Setup of JK:
// slave_apb
module slave_apb ( 
                   output reg [ 8-1 : 0 ]   prdata, 			 
                   output reg                         pready, 			 
                   output reg                         pslverr,			 
		   input                	      penable,                   
                   input                	      pwrite, 			 
                   input 	         	      psel,  			 
                   input                              pclk,   			 
                   input                	      presetn, 			 
                   input      [ 8-1 : 0 ]   paddr,  			 
                   input      [ 8-1 : 0 ]   pwdata 			 
                   );
For scale: about 3100 cells after synthesis.
export LEC_CHECK = 0
export CAP_MARGIN = 20
export CORE_MARGIN = 2
export CORE_UTILIZATION = 72
export CTS_CLUSTER_DIAMETER = 326
export PLACE_DENSITY = 0.6
export SLEW_MARGIN = 20
create_clock -name core_clock -period 3.09 [get_ports {pclk}]
run.sh (not shown) runs the stock make flow with config.mk's settings and CLKGATE_MAP_FILE=.
JK has completed all stages; timing, DRC and antenna checks passed.
Input-level comparison between MS and JK:
Settings: CORE_UTILIZATION: 72 -> 37; CTS_CLUSTER_DIAMETER: 326 -> unset; the clock period (ns, I/O delays scaled along): 3.09 -> 5.46.
[summary]
- Going from JK to MS, peak supply drop has decreased; total half-perimeter wirelength after legalization and detailed placement has decreased; met3 routing resource usage after global routing went down.
- From JK to MS the numbers moved as follows: static leakage went down, die area climbed 93%.
Input changes introduced in AL (baseline for comparison: MS):
Settings: CORE_UTILIZATION: 37 -> 72; ABC_AREA: unset -> 1; SETUP_SLACK_MARGIN: unset -> 0.91; CTS_CLUSTER_DIAMETER: unset -> 326; CORE_ASPECT_RATIO: unset -> 1.43; CTS_CLUSTER_SIZE: unset -> 10; SLEW_MARGIN: 20 -> 40; the clock period (ns, I/O delays scaled along): 5.46 -> 3.03.
--- outcome ---
- As of AL, combinational power had risen by more than 100% compared to MS.
- Of AL and MS, the higher switching power belongs to AL.
- In AL the first-iteration DRC count turned out about 90% higher than in MS.
Modified inputs, TR compared to AL
Settings: CTS_CLUSTER_DIAMETER now 358, was 326; HOLD_SLACK_MARGIN now 0.29, previously not set; PLACE_DENSITY no longer set, was 0.6; CAP_MARGIN now 0, was 20; PLACE_DENSITY_LB_ADDON now 0.15, previously not set; SETUP_SLACK_MARGIN now 0.86, was 0.91; ABC_AREA no longer set, was 1; CTS_CLUSTER_SIZE now 14, was 10; CORE_ASPECT_RATIO no longer set, was 1.43; SLEW_MARGIN now 20, was 40.
Results
- TR vs AL on die area: TR is the lower one.
- Compared to AL, the routing of TR uses less wire.
- Chip area in the Yosys report: TR < AL
- AL → TR: power density over the cells went down by about 1.6%, clock skew went down by 0.0044 ns.
- Max freq AL -> TR: degraded
### TR -> PW
Settings: a change of SLEW_MARGIN from 20 to 40; an added ABC_AREA of 1; a change of CTS_CLUSTER_DIAMETER from 358 to 326; a deleted HOLD_SLACK_MARGIN that had been 0.29; a deleted PLACE_DENSITY_LB_ADDON that had been 0.15; a change of SETUP_SLACK_MARGIN from 0.86 to 0.91; an added CORE_ASPECT_RATIO of 1.43; an added PLACE_DENSITY of 0.35; a change of CTS_CLUSTER_SIZE from 14 to 10.
- Note that the number of vias per cell recorded for PW amounts to 0.801 times the value seen in TR.
- Compared with TR, PW degrades power.
- PW vs. TR: post-synthesis share of cell area spent on and-or and or-and gates went down by 2.1 points.
- The run showing the greater power density over the cells is PW.
- Going from TR to PW, die boundary height grows by about 23%.
- Between TR and PW, number of stages on the worst setup path increased.
- On post-route cell area: between TR and PW, it ends up higher for PW.


Starting RTL as in the previous note.
clock: 3.65 ns
lec_check: 0
cap_margin: 35
cell_pad_in_sites_detail_placement: 2
core_margin: 4
core_utilization: 40
gpl_timing_driven: 0
hold_slack_margin: -0.08
max_routing_layer: met4
min_routing_layer: met2
setup_slack_margin: -0.17
slew_margin: 20
tns_end_percent: 10
The first run completed and failed the layout checks on setup timing.
Next try:
CAP_MARGIN = 20   (was 35)
CELL_PAD_IN_SITES_DETAIL_PLACEMENT = default   (was 2)
CORE_MARGIN = 2   (was 4)
CORE_UTILIZATION = 72   (was 40)
CTS_CLUSTER_SIZE = 15   (was default)
GPL_TIMING_DRIVEN = default   (was 0)
HOLD_SLACK_MARGIN = default   (was -0.08)
MAX_ROUTING_LAYER = default   (was met4)
MIN_ROUTING_LAYER = default   (was met2)
SETUP_SLACK_MARGIN = 0.78   (was -0.17)
TNS_END_PERCENT = default   (was 10)
clock period = 3.03 ns   (was 3.65 ns; I/O delays follow)
The new run produced a clean layout.
Clock-buffer cell count is lower by 8.
Utilization is higher by 38 points.
Clock skew is lower by 0.029 ns.
Next try:
ABC_AREA = 0   (was default)
CAP_MARGIN = 0   (was 20)
CTS_CLUSTER_DIAMETER = 312   (was default)
CTS_CLUSTER_SIZE = 13   (was 15)
HOLD_SLACK_MARGIN = 0.3   (was default)
PLACE_DENSITY_LB_ADDON = 0.13   (was default)
SETUP_SLACK_MARGIN = 0.89   (was 0.78)
Outcome: The new run went through all stages and came out clean. Synthesized cell count does not change. Routed wire length rises by 13%. Clock power drops by 12%. Global-route usage increases by 4.1 points. Sequential power is about the same. Total power drops by 4.6%. Clock-buffer cell count is lower by 45. Core utilization came out higher by 0.65 points. Non-clock buffer count rose by 91. Flip-flop count does not change. Clock skew increases by 0.021 ns.
Next try:
ABC_AREA = 1   (was 0)
SETUP_SLACK_MARGIN = 0.87   (was 0.89)
The new run went through all stages and came out clean.
Clock power went down by about 3%.
Clock-buffer cell count is higher by 5.
Maximum frequency increases by 6.2%.
Register-to-register slack gets better by 0.17 ns.
Setup slack is better by 0.14 ns.
Next try:
ABC_AREA = 0   (was 1)
CELL_PAD_IN_SITES_DETAIL_PLACEMENT = 0   (was default)
CTS_CLUSTER_DIAMETER = 213   (was 312)
CTS_CLUSTER_SIZE = 14   (was 13)
HOLD_SLACK_MARGIN = 0.27   (was 0.3)
PLACE_DENSITY_LB_ADDON = 0.12   (was 0.13)
SLEW_MARGIN = 25   (was 20)
TNS_END_PERCENT = 85   (was default)
Core utilization rises by 0.91 points.
Sequential power barely changes.
Hold slack degrades by 0.011 ns.
Die size falls by 5.3%.
Final area falls by 4.3%.
Maximum frequency falls by 6.1%.
Via count falls by 28%.
Sequential share of layout area rises by 2.8 points.
Cell count falls by 41%.
Wire length falls by 6.7%.
Total power falls by 2.0%.
Next try:
ABC_AREA = default   (was 0)
CTS_CLUSTER_SIZE = 15   (was 14)
HOLD_SLACK_MARGIN = 0.29   (was 0.27)
PLACE_DENSITY = 0.69   (was default)
PLACE_DENSITY_LB_ADDON = default   (was 0.12)
SETUP_SLACK_MARGIN = 0.78   (was 0.87)
SLEW_MARGIN = 40   (was 25)
TNS_END_PERCENT = 60   (was 85)
Effect: Maximum frequency is lower by 0.93%. Total power came out lower by 3.6%. Design area hardly moves. Area after synthesis does not change. Die size does not change. Critical path depth drops by 1. Setup slack got worse by 0.022 ns. Sequential share of layout area decreases by 0.19 points. Hold slack improved by 0.011 ns. Via count stays flat.


Starting RTL as in the previous note.
clock: 3.14 ns
lec_check: 0
cap_margin: 20
core_margin: 2
core_utilization: 72
cts_cluster_diameter: 91
cts_cluster_size: 25
slew_margin: 20
Change:
- CORE_UTILIZATION: 72 -> 45
- CTS_CLUSTER_DIAMETER: 91 -> unset
- CTS_CLUSTER_SIZE: 25 -> unset
- PLACE_DENSITY: unset -> 0.6
- clock period: 3.14 -> 10.0 ns (I/O delays scaled with it)
Sequential share of layout area drops by 0.56 points.
Final area climbs by about 0.8%.
Die area climbs by 59%.
Worst setup slack improves by 4.4 ns.
Combinational power drops by about 70%.
Clock-buffer cell count climbs by 116.
Change:
- CORE_UTILIZATION: 45 -> 72
- CTS_CLUSTER_DIAMETER: unset -> 41
- CTS_CLUSTER_SIZE: unset -> 15
- PLACE_DENSITY: 0.6 -> 0.38
- SETUP_SLACK_MARGIN: unset -> 0.88
- clock period: 10.0 -> 3.03 ns (I/O delays scaled with it)
Final area rises by a few percent; sequential power rises to 3.3 times its value; flip-flop count is unchanged; worst hold slack loses 0.26 ns; non-clock buffer count rises by 244; critical path depth is unchanged; via count rises by a little under a tenth; die size falls by well over a third.
Change:
- SETUP_SLACK_MARGIN: 0.88 -> 0.87
Effect:
- power increases by 1.7%
- routed wire length increases by 4.4%
- non-clock buffer count decreases by 26
- worst setup slack gains 0.077 ns
- sequential cell count does not change
- first-iteration DRC count increases by 2.8%
- fmax increases by 3.3%
- critical path depth increases by 3
- sequential power is about the same


Setup of run A:
Starting RTL as in the previous note.
Design slave_apb, start of the top module:
module slave_apb ( 
                   output reg [ 8-1 : 0 ]   prdata, 			 
                   output reg                         pready, 			 
                   output reg                         pslverr,			 
		   input                	      penable,                   
                   input                	      pwrite, 			 
                   input 	         	      psel,  			 
                   input                              pclk,   			 
                   input                	      presetn, 			 
                   input      [ 8-1 : 0 ]   paddr,  			 
                   input      [ 8-1 : 0 ]   pwdata 			 
                   );
  parameter         IDLE    = 2'd0;              				 
  parameter         SETUP   = 2'd1;
  parameter         ENABLE  = 2'd2;
  reg   [ 2-1 : 0 ]   pre_state;   					 
  reg   [ 2-1 : 0 ]   nxt_state;
  reg   [ 8-1 : 0 ]    mem [ 0 : 200 ]; 		 
  reg   [ 8-1 : 0 ]    prdata_c;
  reg pready_c;
  ...
make LEC_CHECK=0 CAP_MARGIN=20 CELL_PAD_IN_SITES_DETAIL_PLACEMENT=0 CORE_MARGIN=2 CORE_UTILIZATION=72 CTS_CLUSTER_DIAMETER=213 CTS_CLUSTER_SIZE=15 HOLD_SLACK_MARGIN=0.29 PLACE_DENSITY=0.69 SETUP_SLACK_MARGIN=0.78 SLEW_MARGIN=25 TNS_END_PERCENT=60 finish   # period 3.03 ns
Run A did not stop at any stage, and its layout met the timing, design-rule and antenna checks.
Here is what was changed in the inputs of run B compared with run A.
diff --git a/flow/config.mk b/flow/config.mk
--- a/flow/config.mk
+++ b/flow/config.mk
@@ -8 +8,2 @@
-export CAP_MARGIN = 20
+export ABC_AREA = 0
+export CAP_MARGIN = 40
@@ -13,4 +14,4 @@
-export CTS_CLUSTER_SIZE = 15
-export HOLD_SLACK_MARGIN = 0.29
-export PLACE_DENSITY = 0.69
-export SETUP_SLACK_MARGIN = 0.78
+export CTS_CLUSTER_SIZE = 14
+export HOLD_SLACK_MARGIN = 0.27
+export PLACE_DENSITY_LB_ADDON = 0.12
+export SETUP_SLACK_MARGIN = 0.87
@@ -18 +19 @@
-export TNS_END_PERCENT = 60
+export TNS_END_PERCENT = 85
--- outcome ---
- Run B was carried through to the last stage, and its layout satisfied the timing, design-rule and antenna checks.
- No stage failed in run A, and the final checks on the layout all came back clean.
- Taking run A as the reference, in run B final worst-path cycle share went down by 0.26 points; final critical delay including setup and external delays went down by 0.0078 ns; maximum vdd drop went up by 0.070 mV.
Modified inputs, run C compared to run B
==> flow/config.mk <==
export PLATFORM = sky130hd
export DESIGN_NAME = slave_apb
export DESIGN_NICKNAME = slave_apb
export VERILOG_FILES = /design/flow/design.v
export SDC_FILE = /design/flow/constraint.sdc
export NUM_CORES = 4
export LEC_CHECK = 0
export CAP_MARGIN = 20
export CORE_MARGIN = 2
export CORE_UTILIZATION = 72
export CTS_CLUSTER_SIZE = 13
export PLACE_DENSITY_LB_ADDON = 0.02
export SETUP_SLACK_MARGIN = 0.87
export SLEW_MARGIN = 20
[summary]
Against run B, first-pass GRT wire length in run C fell slightly. Combinational share of power in run C is 0.3 points lower than in run B. In the tables for run B and run C, switching fraction of total power reads higher with run C.
diff inputs: run C => run D
diff --git a/flow/config.mk b/flow/config.mk
--- a/flow/config.mk
+++ b/flow/config.mk
@@ -8,0 +9 @@
+export CELL_PAD_IN_SITES_DETAIL_PLACEMENT = 0
@@ -11,2 +12,4 @@
-export CTS_CLUSTER_SIZE = 13
-export PLACE_DENSITY_LB_ADDON = 0.02
+export CTS_CLUSTER_DIAMETER = 213
+export CTS_CLUSTER_SIZE = 14
+export HOLD_SLACK_MARGIN = 0.27
+export PLACE_DENSITY_LB_ADDON = 0.12
@@ -14 +17,2 @@
-export SLEW_MARGIN = 20
+export SLEW_MARGIN = 25
+export TNS_END_PERCENT = 85
In the route summary, run D ends up with a via count below that of run C. On run D: cell count is 71 lower than what run C gave. Run C -> run D: H-tree level count delta 0, exact match. Comparing run C and run D, the higher total power is on run C.
Changes in run E relative to run D:
diff --git a/flow/config.mk b/flow/config.mk
--- a/flow/config.mk
+++ b/flow/config.mk
@@ -14,2 +14 @@
-export HOLD_SLACK_MARGIN = 0.27
-export PLACE_DENSITY_LB_ADDON = 0.12
+export PLACE_DENSITY_LB_ADDON = 0.04
- Run D reports its launch point of the worst path as paddr[1] while run E reports mem[135][0].
- Measured against each other, run D and run E differ in number of global-route vias before repair, the lower figure coming from run E.
- Diff run D -> run E: overall power after layout now sits lower; global-route wire length before repair now sits lower; worst hold path depth now sits at about the same level.
- Looking only at final routed wirelength across all metal layers, and setting everything else aside, the lower value of run D and run E goes to run E.
- In the final reports, the cell area of run E is smaller than that of run D.
- As far as total number of clock tree sinks is concerned, run E and run D perform about the same.
- There was hardly any difference in well-tap cell count between run D and run E.
- Comparing run E with run D, the placer's final routability congestion estimate came out essentially unchanged.
- Compared run E against run D; met3 global-route usage within noise.
diff inputs: run E => run F
==> flow/config.mk <==
export PLATFORM = sky130hd
export DESIGN_NAME = slave_apb
export DESIGN_NICKNAME = slave_apb
export VERILOG_FILES = /design/flow/design.v
export SDC_FILE = /design/flow/constraint.sdc
export NUM_CORES = 4
export LEC_CHECK = 0
export CAP_MARGIN = 20
export CORE_MARGIN = 2
export CORE_UTILIZATION = 72
export CTS_CLUSTER_DIAMETER = 41
export CTS_CLUSTER_SIZE = 15
export PLACE_DENSITY = 0.38
export SETUP_SLACK_MARGIN = 0.78
export SLEW_MARGIN = 20
Notes after the runs:
- Against run E as the reference, run F delivers a lower sequential share of layout area.
- Part of the cycle the worst path needs in run F is 1.6 points below run E.
- Measured against each other, run E and run F differ in setup slack on the worst flop-to-flop path, the higher figure coming from run F.
- Between run F and run E, it is run F whose post-cts repair resize count is lower, by 32%.
- Delta (run F minus run E): fmax went up by 8.9 MHz, wire length moved down, final critical path time including I/O delays and setup went down 0.048 ns.
Power is estimated from default activity; no workload was simulated.
